**design/flow/design.v**
```verilog
module FIR_FILTER (clk, rst, data_valid, data, fir_valid, fir_d);
  input clk, rst;
  input data_valid;
  input signed [15:0] data;
  output fir_valid;
  output signed [15:0] fir_d;
  parameter signed [19:0] FIR_C00 = 20'hFFF9E ;   
  parameter signed [19:0] FIR_C01 = 20'hFFF86 ;   
  parameter signed [19:0] FIR_C02 = 20'hFFFA7 ;   
  parameter signed [19:0] FIR_C03 = 20'h0003B ;   
  parameter signed [19:0] FIR_C04 = 20'h0014B ;   
  parameter signed [19:0] FIR_C05 = 20'h0024A ;   
  parameter signed [19:0] FIR_C06 = 20'h00222 ;   
  parameter signed [19:0] FIR_C07 = 20'hFFFE4 ;   
  parameter signed [19:0] FIR_C08 = 20'hFFBC5 ;   
  parameter signed [19:0] FIR_C09 = 20'hFF7CA ;   
  parameter signed [19:0] FIR_C10 = 20'hFF74E ;   
  parameter signed [19:0] FIR_C11 = 20'hFFD74 ;   
  parameter signed [19:0] FIR_C12 = 20'h00B1A ;   
  parameter signed [19:0] FIR_C13 = 20'h01DAC ;   
  parameter signed [19:0] FIR_C14 = 20'h02F9E ;   
  parameter signed [19:0] FIR_C15 = 20'h03AA9 ;   
  parameter signed [19:0] FIR_C16 = 20'h03AA9 ;   
  parameter signed [19:0] FIR_C17 = 20'h02F9E ;   
  parameter signed [19:0] FIR_C18 = 20'h01DAC ;   
  parameter signed [19:0] FIR_C19 = 20'h00B1A ;   
  parameter signed [19:0] FIR_C20 = 20'hFFD74 ;   
  parameter signed [19:0] FIR_C21 = 20'hFF74E ;   
  parameter signed [19:0] FIR_C22 = 20'hFF7CA ;   
  parameter signed [19:0] FIR_C23 = 20'hFFBC5 ;   
  parameter signed [19:0] FIR_C24 = 20'hFFFE4 ;   
  parameter signed [19:0] FIR_C25 = 20'h00222 ;   
  parameter signed [19:0] FIR_C26 = 20'h0024A ;   
  parameter signed [19:0] FIR_C27 = 20'h0014B ;   
  parameter signed [19:0] FIR_C28 = 20'h0003B ;   
  parameter signed [19:0] FIR_C29 = 20'hFFFA7 ;   
  parameter signed [19:0] FIR_C30 = 20'hFFF86 ;   
  parameter signed [19:0] FIR_C31 = 20'hFFF9E ;   
  reg [5:0] fir_cnt_r, fir_cnt_w;
  reg signed [66:0] sum_r, sum_w;
  reg signed [15:0] x_00_r, x_01_r, x_02_r, x_03_r, x_04_r, x_05_r, x_06_r, x_07_r,
                    x_08_r, x_09_r, x_10_r, x_11_r, x_12_r, x_13_r, x_14_r, x_15_r,
                    x_16_r, x_17_r, x_18_r, x_19_r, x_20_r, x_21_r, x_22_r, x_23_r,
                    x_24_r, x_25_r, x_26_r, x_27_r, x_28_r, x_29_r, x_30_r, x_31_r;
  reg signed [15:0] x_00_w, x_01_w, x_02_w, x_03_w, x_04_w, x_05_w, x_06_w, x_07_w,
                    x_08_w, x_09_w, x_10_w, x_11_w, x_12_w, x_13_w, x_14_w, x_15_w,
                    x_16_w, x_17_w, x_18_w, x_19_w, x_20_w, x_21_w, x_22_w, x_23_w,
                    x_24_w, x_25_w, x_26_w, x_27_w, x_28_w, x_29_w, x_30_w, x_31_w;
  assign fir_valid = (fir_cnt_r > 33);
  assign fir_d = sum_r >= 0 ? {sum_r[66], sum_r[30:24], sum_r[23:16]} : {sum_r[66], sum_r[30:24], sum_r[23:16]} + 16'd1;
  always@ (*) begin
    x_00_w    = x_00_r; 
    x_01_w    = x_01_r; 
    x_02_w    = x_02_r; 
    x_03_w    = x_03_r; 
    x_04_w    = x_04_r;  
    x_05_w    = x_05_r;  
    x_06_w    = x_06_r;  
    x_07_w    = x_07_r;  
    x_08_w    = x_08_r;  
    x_09_w    = x_09_r;  
    x_10_w    = x_10_r;  
    x_11_w    = x_11_r;  
    x_12_w    = x_12_r;  
    x_13_w    = x_13_r;  
    x_14_w    = x_14_r;  
    x_15_w    = x_15_r;  
    x_16_w    = x_16_r;  
    x_17_w    = x_17_r;  
    x_18_w    = x_18_r;  
    x_19_w    = x_19_r;  
    x_20_w    = x_20_r;  
    x_21_w    = x_21_r;  
    x_22_w    = x_22_r;  
    x_23_w    = x_23_r;  
    x_24_w    = x_24_r;  
    x_25_w    = x_25_r;  
    x_26_w    = x_26_r;  
    x_27_w    = x_27_r;  
    x_28_w    = x_28_r;  
    x_29_w    = x_29_r;  
    x_30_w    = x_30_r;  
    x_31_w    = x_31_r;  
    sum_w     = sum_r;
    fir_cnt_w = fir_cnt_r;
    if (data_valid) begin
      if (fir_cnt_r <= 33) begin 
        fir_cnt_w = fir_cnt_r + 1;
      end
      x_31_w = data;
      x_30_w = x_31_r;
      x_29_w = x_30_r;
      x_28_w = x_29_r;
      x_27_w = x_28_r;
      x_26_w = x_27_r;
      x_25_w = x_26_r;
      x_24_w = x_25_r;
      x_23_w = x_24_r;
      x_22_w = x_23_r;
      x_21_w = x_22_r;
      x_20_w = x_21_r;
      x_19_w = x_20_r;
      x_18_w = x_19_r;
      x_17_w = x_18_r;
      x_16_w = x_17_r;
      x_15_w = x_16_r;
      x_14_w = x_15_r;
      x_13_w = x_14_r;
      x_12_w = x_13_r;
      x_11_w = x_12_r;
      x_10_w = x_11_r;
      x_09_w = x_10_r;
      x_08_w = x_09_r;
      x_07_w = x_08_r;
      x_06_w = x_07_r;
      x_05_w = x_06_r;
      x_04_w = x_05_r;
      x_03_w = x_04_r;
      x_02_w = x_03_r;
      x_01_w = x_02_r;
      x_00_w = x_01_r;
      sum_w = x_31_r * FIR_C00
            + x_30_r * FIR_C01
            + x_29_r * FIR_C02
            + x_28_r * FIR_C03
            + x_27_r * FIR_C04
            + x_26_r * FIR_C05
            + x_25_r * FIR_C06
            + x_24_r * FIR_C07
            + x_23_r * FIR_C08
            + x_22_r * FIR_C09
            + x_21_r * FIR_C10
            + x_20_r * FIR_C11
            + x_19_r * FIR_C12
            + x_18_r * FIR_C13
            + x_17_r * FIR_C14
            + x_16_r * FIR_C15
            + x_15_r * FIR_C16
            + x_14_r * FIR_C17
            + x_13_r * FIR_C18
            + x_12_r * FIR_C19
            + x_11_r * FIR_C20
            + x_10_r * FIR_C21
            + x_09_r * FIR_C22
            + x_08_r * FIR_C23
            + x_07_r * FIR_C24
            + x_06_r * FIR_C25
            + x_05_r * FIR_C26
            + x_04_r * FIR_C27
            + x_03_r * FIR_C28
            + x_02_r * FIR_C29
            + x_01_r * FIR_C30
            + x_00_r * FIR_C31;
    end else begin
      sum_w     = 0;
      fir_cnt_w = 0;
    end
  end
  always@ (posedge clk or posedge rst) begin 
    if (rst) begin
      x_00_r    <= 0;
      x_01_r    <= 0;
      x_02_r    <= 0;
      x_03_r    <= 0;
      x_04_r    <= 0;
      x_05_r    <= 0;
      x_06_r    <= 0;
      x_07_r    <= 0;
      x_08_r    <= 0;
      x_09_r    <= 0;
      x_10_r    <= 0;
      x_11_r    <= 0;
      x_12_r    <= 0;
      x_13_r    <= 0;
      x_14_r    <= 0;
      x_15_r    <= 0;
      x_16_r    <= 0;
      x_17_r    <= 0;
      x_18_r    <= 0;
      x_19_r    <= 0;
      x_20_r    <= 0;
      x_21_r    <= 0;
      x_22_r    <= 0;
      x_23_r    <= 0;
      x_24_r    <= 0;
      x_25_r    <= 0;
      x_26_r    <= 0;
      x_27_r    <= 0;
      x_28_r    <= 0;
      x_29_r    <= 0;
      x_30_r    <= 0;
      x_31_r    <= 0;
      sum_r     <= 0;
      fir_cnt_r <= 0;
    end else begin
      x_00_r    <= x_00_w;   
      x_01_r    <= x_01_w;   
      x_02_r    <= x_02_w;   
      x_03_r    <= x_03_w;   
      x_04_r    <= x_04_w;   
      x_05_r    <= x_05_w;   
      x_06_r    <= x_06_w;   
      x_07_r    <= x_07_w;   
      x_08_r    <= x_08_w;   
      x_09_r    <= x_09_w;   
      x_10_r    <= x_10_w;  
      x_11_r    <= x_11_w;  
      x_12_r    <= x_12_w;  
      x_13_r    <= x_13_w;  
      x_14_r    <= x_14_w;  
      x_15_r    <= x_15_w;  
      x_16_r    <= x_16_w;  
      x_17_r    <= x_17_w;  
      x_18_r    <= x_18_w;  
      x_19_r    <= x_19_w;  
      x_20_r    <= x_20_w;  
      x_21_r    <= x_21_w;  
      x_22_r    <= x_22_w;  
      x_23_r    <= x_23_w;  
      x_24_r    <= x_24_w;  
      x_25_r    <= x_25_w;  
      x_26_r    <= x_26_w;  
      x_27_r    <= x_27_w;  
      x_28_r    <= x_28_w;  
      x_29_r    <= x_29_w;  
      x_30_r    <= x_30_w;  
      x_31_r    <= x_31_w;  
      sum_r     <= sum_w;
      fir_cnt_r <= fir_cnt_w;
    end
  end
endmodule
```
**design/flow/run.sh**
```bash
#!/bin/bash
# the make line also repeats each setting of config.mk as NAME=value (left out here)
make -C /OpenROAD-flow-scripts/flow DESIGN_CONFIG=/design/flow/config.mk WORK_HOME=/design/flow/orfs CLKGATE_MAP_FILE= finish
```
**design/flow/config.mk**
```make
export PLATFORM = sky130hd
export DESIGN_NAME = FIR_FILTER
export DESIGN_NICKNAME = FIR_FILTER
export VERILOG_FILES = /design/flow/design.v
export SDC_FILE = /design/flow/constraint.sdc
export NUM_CORES = 4
export LEC_CHECK = 0
export ABC_AREA = 1
export CAP_MARGIN = 15
export CELL_PAD_IN_SITES_GLOBAL_PLACEMENT = 1
export CORE_ASPECT_RATIO = 0.68
export CORE_MARGIN = 2
export CORE_UTILIZATION = 65
export CTS_CLUSTER_SIZE = 96
export GPL_TIMING_DRIVEN = 0
export MIN_ROUTING_LAYER = met2
export PLACE_DENSITY_LB_ADDON = 0.04
export SLEW_MARGIN = 0
export TNS_END_PERCENT = 95
```
**design/flow/constraint.sdc**
```tcl
create_clock -name core_clock -period 12.1 [get_ports {clk}]
set_input_delay 2.4200 -clock core_clock [delete_from_list [all_inputs] [get_ports {clk}]]
set_output_delay 2.4200 -clock core_clock [all_outputs]
set_load 0.01 [all_outputs]
```
==> results of run 1 <==
==> layer usage <==
| layer | GRT overflow | GRT usage |
|---|---|---|
| met5 | 407 | 0.883 |
| met1 | - | - |
| met4 | 107 | 0.601 |
| met3 | 4266 | 1.06 |
| met2 | 143 | 0.839 |
==> repair_timing <==
action	4_1_cts
hold endpoints to repair	0
resized	497
setup endpoints to repair	16
buffers inserted	71
pin swaps	168
cloned	0
==> through the flow <==
| step | worst slack, ps | area, um^2 |
|---|---|---|
| after floorplan | -15.6 | 149000 |
| after CTS | -531 | 159000 |
| after global placement | -2720 | 153000 |
| after detailed placement | -2800 | 154000 |
==> results_slide.txt, run 1 <==
Implementation Results

CTS
  – Cts hold-fix bufs: 0
  – TritonCTS Buffers: 70
  – Clk Tree Root Cell: clkbuf_16
  – H-tree lvl count: 3
  – Clock Sinks: 534
  – Worst-case clock buffer depth: 3

Logic synthesis
  – Seq share, synth: 0.0895
  – Syn avg cell area: around 9.2 um^2
  – Top area cell types: fa_1, ha_1, inv_1
  – Xor/xnor share: 0.0294
  – Chip Area, Yosys: about 0.15 mm^2
  – Distinct lib cells used: 56
  – Top logic family: adder cells
  – #FFs+latches synth: between 500 and 600
  – Complex Gates by Area: 0.0516
  – Yosys Instances: roughly 16000
  – Post-synth top area share: 0.398
  – Yosys warns: 1
  – Mux share: 0
  – EDFF count, synth: 0
  – Ys async rst share: 1.00
  – Cell with the most instances after synthesis: inv_1
  – Top cells by count, synth: inv_1, fa_1, ha_1
  – Main synth FF type: dfrtp_1
  – Simple Share, Synth: 0.0866
  – Synthesized instance count: approximately 16000
  – Cell type with the largest total area: fa_1
  – Syn Std Cell Area: between 0.1 and 0.15 mm^2
  – Adder-Cell Fraction of Synth Area: 0.613
  – Syn_nets: 21824

Die
  – Die H: approximately 400 um
  – Die W: 585 um
  – Cell Rows: 145
  – Core Area: 0.229 mm^2
  – IO Pins: 36
  – Die area: between 0.2 and 0.25 mm^2
  – Pre-Place Util: 0.652

Outcome
  – Stopping stage: 5_1_grt
  – First error: [ERROR GRT-0116] Global routing finished with congestion. Check the congestion regions in the DRC Viewer.
  – Status: aborted with a tool error

Place
  – Placed cell count: 19426
  – PortBufs: 34
  – Final HPWL DP: between 400000 and 500000 um
  – Gp weighted congestion: ~1.4

Global route
  – Total track usage: 0.867
  – Grt ovf: between 4000 and 5000
==> inputs of run 2 (changes only) <==
Settings changed: CAP_MARGIN 15 to 25, CELL_PAD_IN_SITES_GLOBAL_PLACEMENT 1 to 0, CORE_ASPECT_RATIO 0.68 to default, CORE_UTILIZATION 65 to 72, CTS_CLUSTER_DIAMETER from default to 100, CTS_CLUSTER_SIZE 96 to 33, GPL_TIMING_DRIVEN 0 to default, HOLD_SLACK_MARGIN from default to 0.29, MIN_ROUTING_LAYER met2 to default, PLACE_DENSITY_LB_ADDON 0.04 to 0.15, SETUP_SLACK_MARGIN from default to -0.73, SLEW_MARGIN 0 to 20, TNS_END_PERCENT 95 to default.
Clock period 12.1 ns to 9.72 ns, I/O delays scaled along.
==> results_slide.txt, run 2 <==
Key Metrics from the Run

Outcome
  – Status: failed layout checks
  – Violated checks: negative setup slack

Logic synthesis
  – Main synth FF type: dfrtp_1
  – Adder-Cell Fraction of Synth Area: 0.613 (unchanged)
  – Yosys Instances: 16277 (unchanged)
  – Cell with the most instances after synthesis: inv_1
  – Post-synth top area share: 0.398 (unchanged)
  – #FFs+latches synth: 534 (unchanged)
  – Ys async rst share: 1.00 (unchanged)
  – EDFF count, synth: 0 (unchanged)
  – Yosys warns: 1 (unchanged)
  – Mux share: 0 (unchanged)
  – Cell type with the largest total area: fa_1
  – Syn avg cell area: 9.17 um^2 (unchanged)
  – Top area cell types: fa_1, ha_1, inv_1
  – Complex Gates by Area: 0.0516 (unchanged)
  – Top logic family: adder cells
  – Syn Std Cell Area: 0.149 mm^2 (unchanged)
  – Top cells by count, synth: inv_1, fa_1, ha_1
  – Chip Area, Yosys: 0.149 mm^2 (unchanged)
  – Distinct lib cells used: 56 (unchanged)
  – Syn_nets: 21824 (unchanged)
  – Synthesized instance count: 16277 (unchanged)
  – Simple Share, Synth: 0.0866 (unchanged)
  – Seq share, synth: 0.0895 (unchanged)
  – Xor/xnor share: 0.0294 (unchanged)

Detailed routing
  – Routed Antenna Nets: 0
  – Total Wirelength: 562000 um
  – DR pass1 iterations: 10
  – Vias post-DR: about 130k
  – Vias per inst: roughly 6.0
  – DRC viols: 0
  – WL per Instance: between 20 and 30 um
  – DRT iter0 DRCs: 15183

Critical path
  – CP Capture Type: flop
  – Crit path arrival time: 13260 ps
  – Worst R2R Setup Slack: -2760 ps
  – Worst EP required: between 10000 and 15000 ps
  – Worst r2r path cells: between 40 and 50
  – FF-to-FF Start: x_22_r[7]$_DFFE_PP0P_
  – Launch point of the worst path: x_22_r[7]$_DFFE_PP0P_
  – Top delay family on crit path: adder cells
  – CP Class: flop to flop
  – Worst setup path endpoint: sum_r[65]$_DFF_PP0_
  – Crit path depth: 44
  – CP startpoint kind: flop
  – CP Max Fanout: 6
  – CP most frequent cell: fa_1
  – CP bufs+invs: 12
  – CP max stage cell: fa_2
  – CP max stage delay: slightly above 600 ps
  – Reg2reg end: sum_r[65]$_DFF_PP0_

Place
  – Gp weighted congestion: 1.08 (-23%)
  – PortBufs: 35 (+2.9%)
  – Placed cell count: 21217 (+9.2%)
  – Final HPWL DP: 461000 um (+0.45%)
  – Placed inst area: 0.171 mm^2 (+11%)

CTS
  – Cts hold-fix bufs: 0 (unchanged)
  – Clock Sinks: 534 (unchanged)
  – Worst-case clock buffer depth: 3 (unchanged)
  – Clk Tree Root Cell: clkbuf_16
  – Clock latency (worst-skew pair): ~840 ps
  – H-tree lvl count: 2 (-1)
  – CTS clk-pin slew, worst paths: about 110 ps
  – CTS tree: yes
  – TritonCTS Buffers: 50 (-29%)

Final timing
  – Setup TNS: -39850 ps
  – Maximum clock rate: around 80 MHz
  – # setup viols final: 16
  – Final critical-path required period: between 10000 and 15000 ps
  – RSZ-0062 raised after global routing: yes
  – Final Skew: 90.4 ps
  – Final Hold Violation Tally: 0
  – Max-slew violations: 0
  – Final setup margin: -2760 ps
  – Worst Tran Pin Value: around 1200 ps
  – Max_slew headroom: 0.189
  – Post-layout period usage of the worst path: 1.28

Final layout
  – Nets: roughly 24000
  – Layout fillers: about 11000
  – Synth-to-Final Area Change: 17.6%
  – Layout Cells excl Fill: about 21000
  – Core Util, Final: 0.850
  – Post-route cell area: about 0.18 mm^2

Global route
  – Vias in the first global route: between 100k and 150k
  – First-pass GRT wire length: 838000 um
  – Largest net degree at the start of global routing: between 150 and 200
  – Total track usage: 0.544
  – Initial antenna violation count: 50
  – Grt ovf: 0

Job
  – Max Cap Viol: 0
  – Tool warnings: 265

Die
  – Cell Rows: 167 (+15%)
  – Die H: 459 um (+15%)
  – Core Area: 0.207 mm^2 (-9.7%)
  – IO Pins: 36 (unchanged)
  – Die W: 459 um (-22%)
  – Die area: 0.211 mm^2 (-9.7%)
  – Pre-Place Util: 0.722 (+0.0704)

Worst hold path
  – Worst Hold Depth: 2
  – Hold Crit Start: x_01_r[3]$_DFFE_PP0P_
  – HP Class: flop to flop
  – Hold endpoint: x_00_r[3]$_DFFE_PP0P_
run 2: cell type report:
class	instances	area [um^2]	share of cell area
diodes	28	70.1	0.000399
clock buffers	50	1250	0.00713
clock inverters	44	808	0.00460
inverters	5010	18800	0.107
multi-input cells	10599	119000	0.678
flip-flops and latches	534	13400	0.0764
well taps	2704	3380	0.0193
repair buffers	2425	18800	0.107
run 2: through the flow:
stage | setup slack (ps) | hold slack, ps
final | -2760 | 539
after global routing | -3240 | 588
after CTS | -2270 | 549
after detailed placement | -2540 | 508
after global placement | -2370 | 471
after floorplan | -1620 | 463
run 2: metal layers:
layer | global-route usage | vias to the layer above | wire length [um]
met5 | 0.00551 | - | 427
met4 | 0.469 | 48 | 64500
met3 | 0.199 | 3592 | 73300
met2 | 0.810 | 9328 | 240000
met1 | 0.621 | 62513 | 183000
li1 | - | 53228 | -
run 2: repair_timing:
item | CTS | global route
pin swaps | 182 | 39
gates resized | 350 | 166
setup buffers | 46 | 18
endpoints found under the setup margin | 16 | 16
==> inputs of run 3 (changes only) <==
Settings changed: ABC_AREA 1 to default, CAP_MARGIN 25 to 20, CELL_PAD_IN_SITES_GLOBAL_PLACEMENT 0 to default, CTS_CLUSTER_DIAMETER 100 to 39, CTS_CLUSTER_SIZE 33 to default, HOLD_SLACK_MARGIN 0.29 to default, MAX_ROUTING_LAYER from default to met4, PLACE_DENSITY from default to 0.67, PLACE_DENSITY_LB_ADDON 0.15 to default, SETUP_SLACK_MARGIN -0.73 to 3.22.
Clock period 9.72 ns to 10.9 ns, I/O delays scaled along.
==> results_slide.txt, run 3 <==
Implementation Results

Place
  – Placed cell count: 18813 (-11%)
  – Gp weighted congestion: 1.12 (+3.7%)
  – Pre-CTS setup slack: -2600 ps (-57.9 ps)
  – Final HPWL DP: 430000 um (-6.9%)
  – PortBufs: 35 (unchanged)

Die
  – Pre-Place Util: 0.723 (about the same)
  – Die H: 451 um (-1.7%)
  – Die W: 451 um (-1.7%)
  – Core Area: 0.199 mm^2 (-3.5%)
  – IO Pins: 36 (unchanged)
  – Die area: 0.204 mm^2 (-3.4%)
  – Cell Rows: 164 (-1.8%)

Logic synthesis
  – Xor/xnor share: 0.0344 (+0.00499)
  – Top area cell types: fa_1, ha_1, inv_1
  – Yosys Instances: 14177 (-13%)
  – Ys async rst share: 1.00 (unchanged)
  – Top logic family: adder cells
  – Yosys warns: 1 (unchanged)
  – Chip Area, Yosys: 0.144 mm^2 (-3.4%)
  – Adder-Cell Fraction of Synth Area: 0.635 (+0.0217)
  – Mux share: 0.0166 (+0.0166)
  – Simple Share, Synth: 0.0395 (-0.0471)
  – Main synth FF type: dfrtp_1
  – Syn avg cell area: 10.2 um^2 (+11%)
  – Cell with the most instances after synthesis: inv_1
  – #FFs+latches synth: 534 (unchanged)
  – Syn_nets: 19724 (-9.6%)
  – Syn Std Cell Area: 0.144 mm^2 (-3.4%)
  – Synthesized instance count: 14177 (-13%)
  – Seq share, synth: 0.0927 (+0.00318)
  – EDFF count, synth: 0 (unchanged)
  – Distinct lib cells used: 84 (+50%)
  – Complex Gates by Area: 0.0602 (+0.00859)
  – Top cells by count, synth: inv_1, fa_1, ha_1
  – Cell type with the largest total area: fa_1
  – Post-synth top area share: 0.412 (+0.0141)

CTS
  – Clk Tree Root Cell: clkbuf_16
  – H-tree lvl count: 4 (+2)
  – TritonCTS Buffers: 155 (+210%)
  – Clock Sinks: 534 (unchanged)
  – Worst-case clock buffer depth: 3 (unchanged)

Outcome
  – Stopping stage: 5_1_grt
  – Status: aborted with a tool error
  – First error: [ERROR GRT-0116] Global routing finished with congestion. Check the congestion regions in the DRC Viewer.

Global route
  – Grt ovf: 380
  – Total track usage: 0.672
run 3: metal layers:
metal  track usage  overflow
met3         0.457        38
met2         0.847       158
met5             -         -
met4         0.539       133
met1         0.717        51
run 3: repair_timing:
action,CTS
hold endpoints to repair,0
endpoints found under the setup margin,16
cloned,0
setup buffers,28
pin swaps,153
gates resized,204
hold buffers,0
run 3: metrics by stage:
stage / cell area (um^2) / hold slack, ps
4_1_cts: 170000 / 516
3_3_place_gp: 164000 / 500
2_1_floorplan: 145000 / 478
3_5_place_dp: 164000 / 508
==> inputs of run 4 (changes only) <==
Settings changed: CAP_MARGIN 20 to 30, CTS_CLUSTER_DIAMETER 39 to default, PLACE_DENSITY 0.67 to default, PLACE_DENSITY_LB_ADDON from default to 0.01, SETUP_SLACK_MARGIN 3.22 to 1.76.
Clock period 10.9 ns to 12.7 ns, I/O delays scaled along.
==> results_slide.txt, run 4 <==
Implementation Results

Outcome
  – Status: aborted with a tool error
  – Stopping stage: 5_1_grt
  – First error: [ERROR GRT-0116] Global routing finished with congestion. Check the congestion regions in the DRC Viewer.

Logic synthesis
  – Synthesized instance count: 14177 (unchanged)
  – Seq share, synth: 0.0927 (unchanged)
  – Complex Gates by Area: 0.0602 (unchanged)
  – Syn Std Cell Area: 0.144 mm^2 (unchanged)
  – Cell with the most instances after synthesis: inv_1
  – #FFs+latches synth: 534 (unchanged)
  – Main synth FF type: dfrtp_1
  – Yosys Instances: 14177 (unchanged)
  – Distinct lib cells used: 84 (unchanged)
  – Post-synth top area share: 0.412 (unchanged)
  – EDFF count, synth: 0 (unchanged)
  – Syn_nets: 19724 (unchanged)
  – Top area cell types: fa_1, ha_1, inv_1
  – Top logic family: adder cells
  – Top cells by count, synth: inv_1, fa_1, ha_1
  – Ys async rst share: 1.00 (unchanged)
  – Adder-Cell Fraction of Synth Area: 0.635 (unchanged)
  – Cell type with the largest total area: fa_1
  – Mux share: 0.0166 (unchanged)
  – Simple Share, Synth: 0.0395 (unchanged)
  – Yosys warns: 1 (unchanged)
  – Chip Area, Yosys: 0.144 mm^2 (unchanged)
  – Xor/xnor share: 0.0344 (unchanged)
  – Syn avg cell area: 10.2 um^2 (unchanged)

Global route
  – Grt ovf: about 66
  – Total track usage: 0.590

Die
  – IO Pins: 36 (unchanged)
  – Die H: 451 um (unchanged)
  – Die area: 0.204 mm^2 (unchanged)
  – Core Area: 0.199 mm^2 (unchanged)
  – Die W: 451 um (unchanged)
  – Pre-Place Util: 0.723 (unchanged)
  – Cell Rows: 164 (unchanged)

CTS
  – TritonCTS Buffers: 80 (-48%)
  – Worst-case clock buffer depth: 3 (unchanged)
  – Clk Tree Root Cell: clkbuf_16
  – Clock Sinks: 534 (unchanged)
  – H-tree lvl count: 3 (-1)
  – Cts hold-fix bufs: 0 (unchanged)

Place
  – Gp weighted congestion: 1.08 (-3.9%)
  – PortBufs: 35 (unchanged)
  – Final HPWL DP: 413000 um (-3.9%)
  – Placed inst area: 0.155 mm^2 (-5.0%)
run 4: stage by stage:
stage	instances	hold slack, ps	setup slack (ps)
floorplan	14177	478	242
CTS	17877	512	-282
detailed placement	17716	500	-614
global placement	17714	491	-433
run 4: per-layer routing:
metal / overflow / track usage
met1: 2 / 0.650
met2: 23 / 0.775
met3: 26 / 0.354
met4: 15 / 0.435
met5: - / -
run 4: timing repair:
action                     4_1_cts
buffers inserted                16
setup endpoints to repair       16
pin swaps                      106
resized                        157
==> inputs of run 5 (changes only) <==
Settings changed: CAP_MARGIN 30 to 20, PLACE_DENSITY_LB_ADDON 0.01 to 0.03, SETUP_SLACK_MARGIN 1.76 to 3.79.
==> results_slide.txt, run 5 <==
Implementation Results

CTS
  – Worst-case clock buffer depth: 3 (unchanged)
  – Clk Tree Root Cell: clkbuf_16
  – Clock Sinks: 534 (unchanged)
  – Cts hold-fix bufs: 0 (unchanged)
  – TritonCTS Buffers: 77 (-3.8%)
  – H-tree lvl count: 3 (unchanged)

Place
  – Pre-CTS setup slack: -726 ps (-112 ps)
  – Placed cell count: 17781 (+0.37%)
  – Gp weighted congestion: 1.10 (+2.2%)
  – Placed inst area: 0.156 mm^2 (+0.28%)
  – Final HPWL DP: 404000 um (-2.2%)
  – PortBufs: 35 (unchanged)

Logic synthesis
  – Distinct lib cells used: 84 (unchanged)
  – Complex Gates by Area: 0.0602 (unchanged)
  – Ys async rst share: 1.00 (unchanged)
  – Top cells by count, synth: inv_1, fa_1, ha_1
  – Syn_nets: 19724 (unchanged)
  – Post-synth top area share: 0.412 (unchanged)
  – Adder-Cell Fraction of Synth Area: 0.635 (unchanged)
  – Yosys warns: 1 (unchanged)
  – Cell type with the largest total area: fa_1
  – Yosys Instances: 14177 (unchanged)
  – Cell with the most instances after synthesis: inv_1
  – Synthesized instance count: 14177 (unchanged)
  – Main synth FF type: dfrtp_1
  – Top area cell types: fa_1, ha_1, inv_1
  – Syn Std Cell Area: 0.144 mm^2 (unchanged)
  – Seq share, synth: 0.0927 (unchanged)
  – #FFs+latches synth: 534 (unchanged)
  – Chip Area, Yosys: 0.144 mm^2 (unchanged)
  – Syn avg cell area: 10.2 um^2 (unchanged)
  – Xor/xnor share: 0.0344 (unchanged)
  – Simple Share, Synth: 0.0395 (unchanged)
  – Mux share: 0.0166 (unchanged)
  – EDFF count, synth: 0 (unchanged)
  – Top logic family: adder cells

Die
  – Die H: 451 um (unchanged)
  – Cell Rows: 164 (unchanged)
  – Core Area: 0.199 mm^2 (unchanged)
  – Die area: 0.204 mm^2 (unchanged)
  – Pre-Place Util: 0.723 (unchanged)
  – IO Pins: 36 (unchanged)
  – Die W: 451 um (unchanged)

Outcome
  – First error: [ERROR GRT-0116] Global routing finished with congestion. Check the congestion regions in the DRC Viewer.
  – Status: aborted with a tool error
  – Stopping stage: 5_1_grt

Global route
  – Total track usage: 0.544
  – Grt ovf: 37
==> run 5: metal layers <==
metal / overflow / track usage
met1: 1 / 0.620
met2: 17 / 0.743
met3: 3 / 0.252
met4: 16 / 0.416
met5: - / -
==> run 5: timing repair <==
action / in CTS
setup endpoints to repair: 16
gates resized: 175
pin swaps: 136
buffers inserted: 21
==> inputs of run 6 (changes only) <==
Settings changed: ABC_AREA from default to 1, CAP_MARGIN 20 to 0, CELL_PAD_IN_SITES_DETAIL_PLACEMENT from default to 1, CELL_PAD_IN_SITES_GLOBAL_PLACEMENT from default to 0, CORE_MARGIN 2 to 9, CORE_UTILIZATION 72 to 55, CTS_CLUSTER_DIAMETER from default to 263, CTS_CLUSTER_SIZE from default to 69, GPL_TIMING_DRIVEN from default to 0, HOLD_SLACK_MARGIN from default to 0.29, MIN_ROUTING_LAYER from default to met2, PLACE_DENSITY from default to 0.69, PLACE_DENSITY_LB_ADDON 0.03 to default, SETUP_SLACK_MARGIN 3.79 to default, SLEW_MARGIN 20 to 5.
Clock period 12.7 ns to 10.4 ns, I/O delays scaled along.
==> results_slide.txt, run 6 <==
Implementation Results

Logic synthesis
  – EDFF count, synth: 0 (unchanged)
  – Yosys Instances: 16277 (+15%)
  – Seq share, synth: 0.0895 (-0.00318)
  – #FFs+latches synth: 534 (unchanged)
  – Cell type with the largest total area: fa_1
  – Simple Share, Synth: 0.0866 (+0.0471)
  – Mux share: 0 (-0.0166)
  – Main synth FF type: dfrtp_1
  – Top cells by count, synth: inv_1, fa_1, ha_1
  – Cell with the most instances after synthesis: inv_1
  – Adder-Cell Fraction of Synth Area: 0.613 (-0.0217)
  – Top logic family: adder cells
  – Chip Area, Yosys: 0.149 mm^2 (+3.6%)
  – Syn Std Cell Area: 0.149 mm^2 (+3.6%)
  – Xor/xnor share: 0.0294 (-0.00499)
  – Yosys warns: 1 (unchanged)
  – Top area cell types: fa_1, ha_1, inv_1
  – Ys async rst share: 1.00 (unchanged)
  – Synthesized instance count: 16277 (+15%)
  – Syn_nets: 21824 (+11%)
  – Complex Gates by Area: 0.0516 (-0.00859)
  – Distinct lib cells used: 56 (-33%)
  – Post-synth top area share: 0.398 (-0.0141)
  – Syn avg cell area: 9.17 um^2 (-9.8%)

Global route
  – Total track usage: 0.727
  – Grt ovf: 54

CTS
  – H-tree lvl count: 1 (-2)
  – Clk Tree Root Cell: clkbuf_16
  – Worst-case clock buffer depth: 3 (unchanged)
  – TritonCTS Buffers: 15 (-81%)
  – Cts hold-fix bufs: 0 (unchanged)
  – Clock Sinks: 534 (unchanged)

Place
  – Placed cell count: 19885 (+12%)
  – Gp weighted congestion: 1.24 (+13%)
  – Final HPWL DP: 537000 um (+33%)
  – PortBufs: 34 (-2.9%)

Die
  – Die W: 539 um (+19%)
  – Die area: 0.290 mm^2 (+43%)
  – IO Pins: 36 (unchanged)
  – Cell Rows: 190 (+16%)
  – Die H: 539 um (+19%)
  – Pre-Place Util: 0.555 (-0.168)
  – Core Area: 0.269 mm^2 (+35%)

Outcome
  – Status: aborted with a tool error
  – First error: [ERROR GRT-0116] Global routing finished with congestion. Check the congestion regions in the DRC Viewer.
  – Stopping stage: 5_1_grt
==> run 6: routing by layer <==
metal	GRT usage	overflow
met1	-	-
met2	0.757	0
met3	0.833	41
met4	0.494	13
met5	-	-
==> run 6: metrics by stage <==
step	instance area, um^2	setup slack, ps	util	setup TNS [ps]
CTS	158000	-2240	0.588	-32960
detailed placement	155000	-3360	0.577	-49180
global placement	155000	-5270	0.575	-2244030
floorplan	150000	-937	-	-12880
==> run 6: what timing repair did <==
action,CTS
buffers inserted,108
endpoints found under the setup margin,16
pin swaps,153
gates resized,416
==> inputs of run 7 (changes only) <==
Settings changed: CAP_MARGIN 0 to 15, CELL_PAD_IN_SITES_DETAIL_PLACEMENT 1 to default, CELL_PAD_IN_SITES_GLOBAL_PLACEMENT 0 to 1, CORE_ASPECT_RATIO from default to 0.68, CORE_MARGIN 9 to 2, CORE_UTILIZATION 55 to 65, CTS_CLUSTER_DIAMETER 263 to default, CTS_CLUSTER_SIZE 69 to 96, HOLD_SLACK_MARGIN 0.29 to default, PLACE_DENSITY 0.69 to default, PLACE_DENSITY_LB_ADDON from default to 0.01, SLEW_MARGIN 5 to 0, TNS_END_PERCENT from default to 90.
Clock period 10.4 ns to 12.1 ns, I/O delays scaled along.
==> results_slide.txt, run 7 <==
Implementation Results

Logic synthesis
  – Syn avg cell area: 9.17 um^2 (unchanged)
  – Chip Area, Yosys: 0.149 mm^2 (unchanged)
  – Cell type with the largest total area: fa_1
  – Seq share, synth: 0.0895 (unchanged)
  – Top cells by count, synth: inv_1, fa_1, ha_1
  – Top logic family: adder cells
  – EDFF count, synth: 0 (unchanged)
  – Syn Std Cell Area: 0.149 mm^2 (unchanged)
  – Cell with the most instances after synthesis: inv_1
  – Mux share: 0 (unchanged)
  – Yosys Instances: 16277 (unchanged)
  – Distinct lib cells used: 56 (unchanged)
  – Adder-Cell Fraction of Synth Area: 0.613 (unchanged)
  – Ys async rst share: 1.00 (unchanged)
  – Complex Gates by Area: 0.0516 (unchanged)
  – Simple Share, Synth: 0.0866 (unchanged)
  – Yosys warns: 1 (unchanged)
  – Post-synth top area share: 0.398 (unchanged)
  – Xor/xnor share: 0.0294 (unchanged)
  – #FFs+latches synth: 534 (unchanged)
  – Syn_nets: 21824 (unchanged)
  – Synthesized instance count: 16277 (unchanged)
  – Main synth FF type: dfrtp_1
  – Top area cell types: fa_1, ha_1, inv_1

CTS
  – Clk Tree Root Cell: clkbuf_16
  – Clock Sinks: 534 (unchanged)
  – H-tree lvl count: 3 (+2)
  – Worst-case clock buffer depth: 3 (unchanged)
  – TritonCTS Buffers: 71 (+56)

Outcome
  – Status: aborted with a tool error
  – First error: [ERROR GRT-0116] Global routing finished with congestion. Check the congestion regions in the DRC Viewer.
  – Stopping stage: 5_1_grt

Global route
  – Total track usage: 0.927
  – Grt ovf: between 8000 and 9000

Place
  – PortBufs: 34 (unchanged)
  – Final HPWL DP: 463000 um (-14%)
  – Gp weighted congestion: 1.45 (+17%)
  – Pre-CTS setup slack: -2720 ps (+633 ps)

Die
  – Core Area: 0.229 mm^2 (-15%)
  – Die area: 0.234 mm^2 (-20%)
  – Pre-Place Util: 0.652 (+0.0973)
  – IO Pins: 36 (unchanged)
  – Cell Rows: 145 (-24%)
  – Die W: 585 um (+8.6%)
  – Die H: 399 um (-26%)
==> run 7: repair_timing <==
item | CTS
setup endpoints to repair | 16
hold buffers | 0
gates resized | 406
pin swaps | 112
setup buffers | 61
==> run 7: stage by stage <==
step                      setup TNS [ps]  cells  instance area [um^2]  utilization
after floorplan                    -15.6  16277                149000            -
after CTS                          -7960  19613                159000        0.693
after detailed placement          -36360  19424                154000        0.673
after global placement          -1304950  19398                153000        0.670
==> run 7: per-layer routing <==
layer	overflow	track usage
met1	-	-
met3	8010	1.17
met4	166	0.605
met5	-	-
met2	214	0.885
==> inputs of run 8 (changes only) <==
Settings changed: ABC_AREA 1 to default, CAP_MARGIN 15 to 20, CELL_PAD_IN_SITES_GLOBAL_PLACEMENT 1 to default, CORE_ASPECT_RATIO 0.68 to default, CORE_MARGIN 2 to 10, CORE_UTILIZATION 65 to 47, CTS_CLUSTER_SIZE 96 to default, GPL_ROUTABILITY_DRIVEN from default to 0, PLACE_DENSITY from default to 0.77, PLACE_DENSITY_LB_ADDON 0.01 to default, SETUP_SLACK_MARGIN from default to 5.0, SLEW_MARGIN 0 to 20, TNS_END_PERCENT 90 to default.
Clock period 12.1 ns to 22.0 ns, I/O delays scaled along.
==> results_slide.txt, run 8 <==
Implementation Results

CTS
  – Worst-case clock buffer depth: 3 (unchanged)
  – Cts hold-fix bufs: 0 (unchanged)
  – Clk Tree Root Cell: clkbuf_16
  – H-tree lvl count: 3 (unchanged)
  – TritonCTS Buffers: 76 (+7.0%)
  – Post-CTS Setup Inserts: 0 (-100%)
  – Clock Sinks: 534 (unchanged)
  – Resized Gates After CTS: 0 (-100%)

Die
  – Pre-Place Util: 0.472 (-0.180)
  – Die W: 574 um (-1.9%)
  – Die area: 0.329 mm^2 (+41%)
  – IO Pins: 36 (unchanged)
  – Die H: 574 um (+44%)
  – Core Area: 0.306 mm^2 (+33%)
  – Cell Rows: 203 (+40%)

Place
  – Final HPWL DP: 373000 um (-19%)
  – Placed cell count: 18344 (-5.6%)
  – PortBufs: 34 (unchanged)
  – Placed inst area: 0.150 mm^2 (-2.4%)

Logic synthesis
  – Adder-Cell Fraction of Synth Area: 0.635 (+0.0217)
  – Mux share: 0.0166 (+0.0166)
  – Top area cell types: fa_1, ha_1, inv_1
  – Complex Gates by Area: 0.0602 (+0.00859)
  – EDFF count, synth: 0 (unchanged)
  – Main synth FF type: dfrtp_1
  – Seq share, synth: 0.0927 (+0.00318)
  – Yosys Instances: 14177 (-13%)
  – Synthesized instance count: 14177 (-13%)
  – #FFs+latches synth: 534 (unchanged)
  – Xor/xnor share: 0.0344 (+0.00499)
  – Post-synth top area share: 0.412 (+0.0141)
  – Simple Share, Synth: 0.0395 (-0.0471)
  – Syn_nets: 19724 (-9.6%)
  – Distinct lib cells used: 84 (+50%)
  – Syn Std Cell Area: 0.144 mm^2 (-3.4%)
  – Top cells by count, synth: inv_1, fa_1, ha_1
  – Cell type with the largest total area: fa_1
  – Cell with the most instances after synthesis: inv_1
  – Chip Area, Yosys: 0.144 mm^2 (-3.4%)
  – Ys async rst share: 1.00 (unchanged)
  – Syn avg cell area: 10.2 um^2 (+11%)
  – Top logic family: adder cells
  – Yosys warns: 1 (unchanged)

Outcome
  – Stopping stage: 5_1_grt
  – First error: [ERROR GRT-0116] Global routing finished with congestion. Check the congestion regions in the DRC Viewer.
  – Status: aborted with a tool error

Global route
  – Grt ovf: between 300 and 400
  – Total track usage: 0.554
==> run 8: per-stage QoR <==
| stage | utilization | setup WS (ps) |
|---|---|---|
| floorplan | - | 8740 |
| CTS | 0.501 | 6880 |
| detailed placement | 0.492 | 6910 |
| global placement | 0.490 | 5430 |
==> run 8: routing by layer <==
metal  track usage  GRT overflow
met2         0.564            78
met4         0.435            43
met3         0.617           250
met1             -             -
met5             -             -
==> inputs of run 9 (changes only) <==
Settings changed: ABC_AREA from default to 1, CORE_MARGIN 10 to 2, CORE_UTILIZATION 47 to 71, CTS_CLUSTER_SIZE from default to 100, GPL_ROUTABILITY_DRIVEN 0 to default, GPL_TIMING_DRIVEN 0 to default, MAX_ROUTING_LAYER met4 to default, MIN_ROUTING_LAYER met2 to default, PLACE_DENSITY 0.77 to 0.41, SETUP_SLACK_MARGIN 5.0 to 0.86.
Clock period 22.0 ns to 12.5 ns, I/O delays scaled along.
==> results_slide.txt, run 9 <==
Key Metrics from the Run

Final timing
  – Worst hold margin: between 400 and 500 ps
  – Final Hold Violation Tally: 0
  – Final critical-path required period: about 12000 ps
  – RSZ-0062 raised after global routing: yes
  – Final setup margin: between 300 and 400 ps
  – Max-slew violations: 0
  – Max_slew headroom: 0.237
  – # setup viols final: 0
  – Worst Tran Pin Value: 1140 ps
  – Final Skew: around 38 ps
  – Post-layout period usage of the worst path: 0.973
  – Maximum clock rate: about 80 MHz

CTS
  – TritonCTS Buffers: 80 (+5.3%)
  – Clock Sinks: 534 (unchanged)
  – Clock latency (worst-skew pair): 780 ps
  – H-tree lvl count: 3 (unchanged)
  – CTS clk-pin slew, worst paths: ~60 ps
  – CTS tree: yes
  – Clk Tree Root Cell: clkbuf_16
  – Worst-case clock buffer depth: 3 (unchanged)

Worst hold path
  – Worst Hold Depth: 2
  – Hold endpoint: x_16_r[2]$_DFFE_PP0P_
  – Hold Crit Start: x_16_r[2]$_DFFE_PP0P_
  – HP Class: flop to flop

Detailed routing
  – Total Wirelength: about 480000 um
  – Vias post-DR: roughly 110k
  – DR pass1 iterations: 6
  – DRT iter0 DRCs: between 10000 and 15000
  – Vias per inst: ~5.8
  – WL per Instance: around 25 um
  – Routed Antenna Nets: 0
  – DRC viols: 0

Logic synthesis
  – Ys async rst share: 1.00 (unchanged)
  – Xor/xnor share: 0.0294 (-0.00499)
  – Syn avg cell area: 9.17 um^2 (-9.8%)
  – Syn_nets: 21824 (+11%)
  – Cell type with the largest total area: fa_1
  – Chip Area, Yosys: 0.149 mm^2 (+3.6%)
  – Synthesized instance count: 16277 (+15%)
  – Top area cell types: fa_1, ha_1, inv_1
  – Syn Std Cell Area: 0.149 mm^2 (+3.6%)
  – Mux share: 0 (-0.0166)
  – Adder-Cell Fraction of Synth Area: 0.613 (-0.0217)
  – Simple Share, Synth: 0.0866 (+0.0471)
  – Yosys warns: 1 (unchanged)
  – EDFF count, synth: 0 (unchanged)
  – Post-synth top area share: 0.398 (-0.0141)
  – Top logic family: adder cells
  – Distinct lib cells used: 56 (-33%)
  – Cell with the most instances after synthesis: inv_1
  – Seq share, synth: 0.0895 (-0.00318)
  – Top cells by count, synth: inv_1, fa_1, ha_1
  – #FFs+latches synth: 534 (unchanged)
  – Complex Gates by Area: 0.0516 (-0.00859)
  – Main synth FF type: dfrtp_1
  – Yosys Instances: 16277 (+15%)

Die
  – Pre-Place Util: 0.713 (+0.241)
  – Cell Rows: 168 (-17%)
  – Die H: 463 um (-19%)
  – IO Pins: 36 (unchanged)
  – Die W: 463 um (-19%)
  – Core Area: 0.209 mm^2 (-31%)
  – Die area: 0.214 mm^2 (-35%)

Critical path
  – Worst R2R Setup Slack: 340 ps
  – CP max stage cell: fa_2
  – Top delay family on crit path: adder cells
  – CP Class: flop to flop
  – Crit path arrival time: between 10000 and 15000 ps
  – CP max stage delay: roughly 640 ps
  – CP startpoint kind: flop
  – Worst setup path endpoint: sum_r[65]$_DFF_PP0_
  – CP Max Fanout: 6
  – Worst EP required: 13160 ps
  – FF-to-FF Start: x_10_r[7]$_DFFE_PP0P_
  – Launch point of the worst path: x_10_r[7]$_DFFE_PP0P_
  – Reg2reg end: sum_r[65]$_DFF_PP0_
  – Worst r2r path cells: between 40 and 50
  – CP bufs+invs: 14
  – CP Capture Type: flop
  – Crit path depth: 48

Outcome
  – Status: complete, no violations

Global route
  – Initial antenna violation count: 15
  – Vias in the first global route: 121247
  – Total track usage: 0.463
  – First-pass GRT wire length: approximately 730000 um
  – Largest net degree at the start of global routing: between 150 and 200
  – Grt ovf: 0

Place
  – Gp weighted congestion: 1.06
  – PortBufs: 35 (+2.9%)
  – Placed cell count: 19381 (+5.7%)
  – Final HPWL DP: 416000 um (+12%)
  – Pre-CTS setup slack: -49.4 ps (-6960 ps)

Final layout
  – Layout Cells excl Fill: 19631
  – Synth-to-Final Area Change: 8.62%
  – Nets: around 22000
  – Layout fillers: ~14000

Job
  – Tool warnings: 253
  – Max Cap Viol: 0
run 9: layout make-up:
cell class	count	area, um^2	area share
clock buffer	97	2140	0.0132
inverter	5010	18800	0.116
antenna	9	22.5	0.000139
clock inverter	51	662	0.00408
timing repair buffer	526	4360	0.0269
tap	2805	3510	0.0216
multi-input combinational	10599	119000	0.735
sequential	534	13400	0.0828
run 9: what timing repair did:
item                                    in CTS  in global routing
hold endpoints to repair                     0                  0
resized                                    376                362
endpoints found under the setup margin      16                 16
hold buffers                                 0                  0
pin swaps                                  168                245
cloned                                       0                  0
buffers inserted                            41                 52
run 9: metrics by stage:
stage / setup TNS [ps] / util / area, um^2
after floorplan: 0 / - / 149000
after global placement: 0 / 0.744 / 156000
after detailed placement: -136 / 0.744 / 156000
after CTS: 0 / 0.766 / 160000
after global routing: 0 / 0.774 / 162000
final: 0 / 0.774 / 162000
run 9: layer usage:
metal	share of wire	up-vias	routed length, um	global-route usage
met5	0.00022	-	104	0
met4	0.089	16	42900	0.304
met3	0.10	1603	48200	0.105
met2	0.44	5701	211000	0.703
met1	0.37	56213	181000	0.600
li1	-	49464	-	-
==> inputs of run 10 (changes only) <==
Settings changed: CAP_MARGIN 20 to 15, CELL_PAD_IN_SITES_GLOBAL_PLACEMENT from default to 1, CORE_ASPECT_RATIO from default to 0.68, CORE_UTILIZATION 71 to 65, CTS_CLUSTER_DIAMETER from default to 252, CTS_CLUSTER_SIZE 100 to 49, GPL_ROUTABILITY_DRIVEN from default to 0, GPL_TIMING_DRIVEN from default to 0, MAX_ROUTING_LAYER from default to met4, MIN_ROUTING_LAYER from default to met2, PLACE_DENSITY 0.41 to default, PLACE_DENSITY_LB_ADDON from default to 0.01, SETUP_SLACK_MARGIN 0.86 to default, SLEW_MARGIN 20 to 5, TNS_END_PERCENT from default to 90.
Clock period 12.5 ns to 9.01 ns, I/O delays scaled along.
==> results_slide.txt, run 10 <==
Implementation Results

Logic synthesis
  – Xor/xnor share: 0.0294 (unchanged)
  – Adder-Cell Fraction of Synth Area: 0.613 (unchanged)
  – EDFF count, synth: 0 (unchanged)
  – Top logic family: adder cells
  – Chip Area, Yosys: 0.149 mm^2 (unchanged)
  – Syn_nets: 21824 (unchanged)
  – Mux share: 0 (unchanged)
  – Cell with the most instances after synthesis: inv_1
  – Syn Std Cell Area: 0.149 mm^2 (unchanged)
  – Distinct lib cells used: 56 (unchanged)
  – #FFs+latches synth: 534 (unchanged)
  – Ys async rst share: 1.00 (unchanged)
  – Yosys warns: 1 (unchanged)
  – Seq share, synth: 0.0895 (unchanged)
  – Complex Gates by Area: 0.0516 (unchanged)
  – Top area cell types: fa_1, ha_1, inv_1
  – Main synth FF type: dfrtp_1
  – Cell type with the largest total area: fa_1
  – Yosys Instances: 16277 (unchanged)
  – Simple Share, Synth: 0.0866 (unchanged)
  – Synthesized instance count: 16277 (unchanged)
  – Syn avg cell area: 9.17 um^2 (unchanged)
  – Top cells by count, synth: inv_1, fa_1, ha_1
  – Post-synth top area share: 0.398 (unchanged)

CTS
  – Cts hold-fix bufs: 0 (unchanged)
  – Clk Tree Root Cell: clkbuf_16
  – Clock Sinks: 534 (unchanged)
  – TritonCTS Buffers: 15 (-81%)
  – H-tree lvl count: 1 (-2)
  – Worst-case clock buffer depth: 3 (unchanged)

Outcome
  – First error: [ERROR GRT-0116] Global routing finished with congestion. Check the congestion regions in the DRC Viewer.
  – Status: aborted with a tool error
  – Stopping stage: 5_1_grt

Die
  – Pre-Place Util: 0.652 (-0.0610)
  – Core Area: 0.229 mm^2 (+9.4%)
  – Die W: 585 um (+27%)
  – Die area: 0.234 mm^2 (+9.2%)
  – Cell Rows: 145 (-14%)
  – IO Pins: 36 (unchanged)
  – Die H: 399 um (-14%)

Place
  – Placed inst area: 0.155 mm^2 (-0.82%)
  – Final HPWL DP: 440000 um (+5.6%)
  – PortBufs: 34 (-2.9%)
  – Placed cell count: 19429 (+0.25%)

Global route
  – Total track usage: 0.870
  – Grt ovf: about 6200
-- run 10: timing repair --
| item | 4_1_cts |
|---|---|
| endpoints found under the setup margin | 16 |
| buffers inserted | 83 |
| resized | 308 |
| pin swaps | 80 |
-- run 10: stage by stage --
| step | setup slack [ps] | setup TNS (ps) |
|---|---|---|
| 4_1_cts | -3570 | -53530 |
| 3_5_place_dp | -4610 | -65000 |
| 3_3_place_gp | -5810 | -2546700 |
| 2_1_floorplan | -2370 | -70670 |
-- run 10: metal layers --
metal,GRT usage,overflow
met4,0.534,122
met2,0.853,139
met3,1.09,5964
met1,-,-
met5,-,-
==> inputs of run 11 (changes only) <==
Settings changed: ABC_AREA 1 to default, CAP_MARGIN 15 to 10, CELL_PAD_IN_SITES_GLOBAL_PLACEMENT 1 to default, CORE_ASPECT_RATIO 0.68 to default, CORE_MARGIN 2 to 8, CORE_UTILIZATION 65 to 67, CTS_CLUSTER_DIAMETER 252 to 322, CTS_CLUSTER_SIZE 49 to default, GPL_TIMING_DRIVEN 0 to 1, HOLD_SLACK_MARGIN from default to 0.02, MAX_ROUTING_LAYER met4 to default, PLACE_DENSITY_LB_ADDON 0.01 to 0.3, SETUP_SLACK_MARGIN from default to 1.38, SLEW_MARGIN 5 to 20, TNS_END_PERCENT 90 to 50.
Clock period 9.01 ns to 13.9 ns, I/O delays scaled along.
==> results_slide.txt, run 11 <==
Implementation Results

Outcome
  – Status: aborted with a tool error
  – Stopping stage: 5_1_grt

Logic synthesis
  – Syn Std Cell Area: 0.144 mm^2 (-3.4%)
  – Adder-Cell Fraction of Synth Area: 0.635 (+0.0217)
  – EDFF count, synth: 0 (unchanged)
  – Cell type with the largest total area: fa_1
  – Distinct lib cells used: 84 (+50%)
  – Yosys Instances: 14177 (-13%)
  – Xor/xnor share: 0.0344 (+0.00499)
  – Top area cell types: fa_1, ha_1, inv_1
  – Syn avg cell area: 10.2 um^2 (+11%)
  – Mux share: 0.0166 (+0.0166)
  – Main synth FF type: dfrtp_1
  – Post-synth top area share: 0.412 (+0.0141)
  – Chip Area, Yosys: 0.144 mm^2 (-3.4%)
  – Syn_nets: 19724 (-9.6%)
  – #FFs+latches synth: 534 (unchanged)
  – Top logic family: adder cells
  – Simple Share, Synth: 0.0395 (-0.0471)
  – Complex Gates by Area: 0.0602 (+0.00859)
  – Top cells by count, synth: inv_1, fa_1, ha_1
  – Cell with the most instances after synthesis: inv_1
  – Yosys warns: 1 (unchanged)
  – Seq share, synth: 0.0927 (+0.00318)
  – Synthesized instance count: 14177 (-13%)
  – Ys async rst share: 1.00 (unchanged)

Die
  – Die W: 480 um (-18%)
  – Die H: 480 um (+20%)
  – Die area: 0.230 mm^2 (-1.4%)
  – Pre-Place Util: 0.673 (+0.0210)
  – Core Area: 0.214 mm^2 (-6.4%)
  – IO Pins: 36 (unchanged)
  – Cell Rows: 170 (+17%)

CTS
  – Worst-case clock buffer depth: 3 (unchanged)
  – Cts hold-fix bufs: 0 (unchanged)
  – Clk Tree Root Cell: clkbuf_16
  – TritonCTS Buffers: 79 (+64)
  – H-tree lvl count: 3 (+2)
  – Clock Sinks: 534 (unchanged)

Place
  – Placed cell count: 17021 (-12%)
  – Final HPWL DP: 346000 um (-21%)
  – Pre-CTS setup slack: 244 ps (+4860 ps)
  – PortBufs: 35 (+2.9%)
run 11: metrics by stage:
step / utilization / hold WS (ps) / instance area [um^2]
CTS: 0.714 / 550 / 153000
global placement: 0.693 / 518 / 148000
floorplan: - / 478 / 144000
detailed placement: 0.693 / 525 / 148000
run 11: timing repair:
item	CTS
buffers inserted	76
pin swaps	141
setup endpoints to repair	16
cloned	0
resized	274
==> inputs of run 12 (changes only) <==
Settings changed: CAP_MARGIN 10 to 0, CORE_MARGIN 8 to 2, CORE_UTILIZATION 67 to 71, CTS_CLUSTER_DIAMETER 322 to 397, GPL_ROUTABILITY_DRIVEN 0 to default, GPL_TIMING_DRIVEN 1 to default, HOLD_SLACK_MARGIN 0.02 to default, MIN_ROUTING_LAYER met2 to default, PLACE_DENSITY from default to 0.41, PLACE_DENSITY_LB_ADDON 0.3 to default, SETUP_SLACK_MARGIN 1.38 to default, TNS_END_PERCENT 50 to default.
Clock period 13.9 ns to 9.43 ns, I/O delays scaled along.
==> results_slide.txt, run 12 <==
Implementation Results

Outcome
  – Status: aborted with a tool error
  – Stopping stage: 5_1_grt
  – First error: [ERROR GRT-0232] Routing congestion too high. Check the congestion heatmap in the GUI.

Logic synthesis
  – Syn avg cell area: 10.2 um^2 (unchanged)
  – Xor/xnor share: 0.0344 (unchanged)
  – Complex Gates by Area: 0.0602 (unchanged)
  – Chip Area, Yosys: 0.144 mm^2 (unchanged)
  – Ys async rst share: 1.00 (unchanged)
  – Distinct lib cells used: 84 (unchanged)
  – Post-synth top area share: 0.412 (unchanged)
  – Main synth FF type: dfrtp_1
  – Syn_nets: 19724 (unchanged)
  – Syn Std Cell Area: 0.144 mm^2 (unchanged)
  – Cell with the most instances after synthesis: inv_1
  – Yosys Instances: 14177 (unchanged)
  – Adder-Cell Fraction of Synth Area: 0.635 (unchanged)
  – Top cells by count, synth: inv_1, fa_1, ha_1
  – Top logic family: adder cells
  – Mux share: 0.0166 (unchanged)
  – #FFs+latches synth: 534 (unchanged)
  – Synthesized instance count: 14177 (unchanged)
  – Simple Share, Synth: 0.0395 (unchanged)
  – Top area cell types: fa_1, ha_1, inv_1
  – Seq share, synth: 0.0927 (unchanged)
  – Cell type with the largest total area: fa_1
  – Yosys warns: 1 (unchanged)
  – EDFF count, synth: 0 (unchanged)

Global route
  – Total track usage: 0.559
  – Grt ovf: 20

CTS
  – Clk Tree Root Cell: clkbuf_16
  – Clock Sinks: 534 (unchanged)
  – Worst-case clock buffer depth: 3 (unchanged)
  – Cts hold-fix bufs: 0 (unchanged)
  – H-tree lvl count: 3 (unchanged)
  – TritonCTS Buffers: 80 (+1.3%)

Place
  – Placed inst area: 0.166 mm^2 (+12%)
  – PortBufs: 35 (unchanged)
  – Pre-CTS setup slack: -3860 ps (-4100 ps)
  – Placed cell count: 19109 (+12%)
  – Gp weighted congestion: roughly 1.2
  – Final HPWL DP: 419000 um (+21%)

Die
  – Cell Rows: 165 (-2.9%)
  – Die H: 455 um (-5.3%)
  – Pre-Place Util: 0.714 (+0.0410)
  – IO Pins: 36 (unchanged)
  – Die W: 455 um (-5.3%)
  – Die area: 0.207 mm^2 (-10%)
  – Core Area: 0.202 mm^2 (-5.7%)
## run 12: per-stage QoR
step / util / hold slack (ps)
detailed placement: 0.822 / 538
CTS: 0.841 / 563
floorplan: - / 478
global placement: 0.822 / 516
## run 12: what timing repair did
action / 4_1_cts
pin swaps: 156
gates resized: 207
endpoints found under the hold margin: 0
cloned: 0
buffers inserted: 22
setup endpoints to repair: 16
## run 12: routing by layer
layer | overflow | track usage
met1 | 0 | 0.631
met2 | 1 | 0.773
met5 | 0 | 0.118
met4 | 8 | 0.435
met3 | 11 | 0.306
==> inputs of run 13 (changes only) <==
Settings changed: ABC_AREA from default to 1, CAP_MARGIN 0 to 20, CORE_UTILIZATION 71 to 68, CTS_CLUSTER_DIAMETER 397 to 91, MAX_ROUTING_LAYER from default to met4, PLACE_DENSITY 0.41 to default, PLACE_DENSITY_LB_ADDON from default to 0.2, SETUP_SLACK_MARGIN from default to 2.18.
Clock period 9.43 ns to 14.7 ns, I/O delays scaled along.
==> results_slide.txt, run 13 <==
Key Metrics from the Run

Global route
  – Grt ovf: 0
  – Initial antenna violation count: 14
  – First-pass GRT wire length: roughly 700000 um
  – Total track usage: 0.442
  – Largest net degree at the start of global routing: approximately 160
  – Vias in the first global route: 114251

Logic synthesis
  – Seq share, synth: 0.0895 (-0.00318)
  – Top cells by count, synth: inv_1, fa_1, ha_1
  – Syn avg cell area: 9.17 um^2 (-9.8%)
  – Syn Std Cell Area: 0.149 mm^2 (+3.6%)
  – Distinct lib cells used: 56 (-33%)
  – Syn_nets: 21824 (+11%)
  – Cell type with the largest total area: fa_1
  – Adder-Cell Fraction of Synth Area: 0.613 (-0.0217)
  – Top logic family: adder cells
  – Complex Gates by Area: 0.0516 (-0.00859)
  – Main synth FF type: dfrtp_1
  – EDFF count, synth: 0 (unchanged)
  – Mux share: 0 (-0.0166)
  – Yosys Instances: 16277 (+15%)
  – Chip Area, Yosys: 0.149 mm^2 (+3.6%)
  – Synthesized instance count: 16277 (+15%)
  – Post-synth top area share: 0.398 (-0.0141)
  – #FFs+latches synth: 534 (unchanged)
  – Top area cell types: fa_1, ha_1, inv_1
  – Simple Share, Synth: 0.0866 (+0.0471)
  – Cell with the most instances after synthesis: inv_1
  – Xor/xnor share: 0.0294 (-0.00499)
  – Ys async rst share: 1.00 (unchanged)
  – Yosys warns: 1 (unchanged)

Final timing
  – Worst hold margin: 503 ps
  – Max-slew violations: 0
  – Maximum clock rate: 81.5 MHz
  – Post-layout period usage of the worst path: 0.834
  – Final Hold Violation Tally: 0
  – Final critical-path required period: 12270 ps
  – Setup TNS: 0 ps
  – Worst Tran Pin Value: around 1100 ps
  – # setup viols final: 0
  – Max_slew headroom: 0.238
  – Final Skew: between 40 and 50 ps
  – RSZ-0062 raised after global routing: yes

CTS
  – CTS tree: yes
  – CTS clk-pin slew, worst paths: around 60 ps
  – Clk Tree Root Cell: clkbuf_16
  – Clock Sinks: 534 (unchanged)
  – Clock latency (worst-skew pair): 780 ps
  – TritonCTS Buffers: 86 (+7.5%)
  – H-tree lvl count: 3 (unchanged)
  – Worst-case clock buffer depth: 3 (unchanged)

Final layout
  – Nets: approximately 22000
  – Layout Cells excl Fill: around 19000
  – Core Util, Final: 0.732
  – Layout fillers: between 15000 and 20000
  – Synth-to-Final Area Change: 6.65%

Critical path
  – Worst EP required: ~15000 ps
  – CP most frequent cell: fa_1
  – CP Capture Type: flop
  – Crit path depth: 45
  – Worst R2R Setup Slack: approximately 2400 ps
  – CP startpoint kind: flop
  – Top delay family on crit path: adder cells
  – Launch point of the worst path: x_18_r[10]$_DFFE_PP0P_
  – FF-to-FF Start: x_18_r[10]$_DFFE_PP0P_
  – Reg2reg end: sum_r[28]$_DFF_PP0_
  – CP Class: flop to flop
  – Worst r2r path cells: roughly 45
  – Worst setup path endpoint: sum_r[28]$_DFF_PP0_
  – CP bufs+invs: 12
  – Crit path arrival time: approximately 13000 ps
  – CP Max Fanout: 6
  – CP max stage delay: ~680 ps
  – CP max stage cell: fa_2

Detailed routing
  – Top Metal Used: met4
  – Met3 WL: ~46000 um
  – WL per Instance: around 24 um
  – DRC viols: 0
  – M1 WL: approximately 190000 um
  – Total Wirelength: roughly 460000 um
  – DR pass1 iterations: 6
  – Vias post-DR: between 100k and 150k
  – DRT iter0 DRCs: roughly 10000
  – Vias per inst: 5.64
  – Routed Antenna Nets: 0
  – Metal2 WL: 204000 um

Die
  – Die area: 0.223 mm^2 (+8.0%)
  – Cell Rows: 171 (+3.6%)
  – Die W: 473 um (+3.9%)
  – Die H: 473 um (+3.9%)
  – IO Pins: 36 (unchanged)
  – Core Area: 0.218 mm^2 (+7.8%)
  – Pre-Place Util: 0.686 (-0.0279)

Place
  – Gp weighted congestion: 1.07 (-7.8%)
  – Placed cell count: 19082 (-0.14%)
  – PortBufs: 35 (unchanged)
  – Final HPWL DP: 408000 um (-2.6%)

Worst hold path
  – Worst Hold Depth: 2
  – HP Class: flop to flop
  – Hold endpoint: fir_cnt_r[5]$_DFFE_PP0P_
  – Hold Crit Start: fir_cnt_r[5]$_DFFE_PP0P_

Job
  – Max Cap Viol: 0
  – Tool warnings: 253

Outcome
  – Status: complete, no violations
[run 13: cell type report]
cell class / count / area [um^2] / area share
Multi-Input combinational cell: 10599 / 119000 / 0.745
Inverter: 5010 / 18900 / 0.118
Sequential cell: 534 / 13500 / 0.0847
Tap cell: 2854 / 3570 / 0.0224
Clock buffer: 112 / 2410 / 0.0152
Timing Repair Buffer: 198 / 1700 / 0.0106
Clock inverter: 49 / 563 / 0.00354
Antenna cell: 21 / 52.6 / 0.000330
[run 13: per-layer routing]
metal,track usage,up-vias
met5,-,-
met4,0.198,0
met3,0.0913,926
met2,0.656,4645
met1,0.589,54853
li1,-,48890
[run 13: through the flow]
step	setup slack, ps	cell area, um^2
floorplan	2580	149000
global placement	1920	153000
detailed placement	1850	153000
CTS	2190	156000
global route	2100	159000
finish	2430	159000
[run 13: repair_timing]
action / 4_1_cts / 5_1_grt
resized: 77 / 487
setup buffers: 16 / 96
gates cloned: 0 / 1
setup endpoints to repair: 16 / 16
hold buffers: 0 / 0
pin swaps: 4 / 94
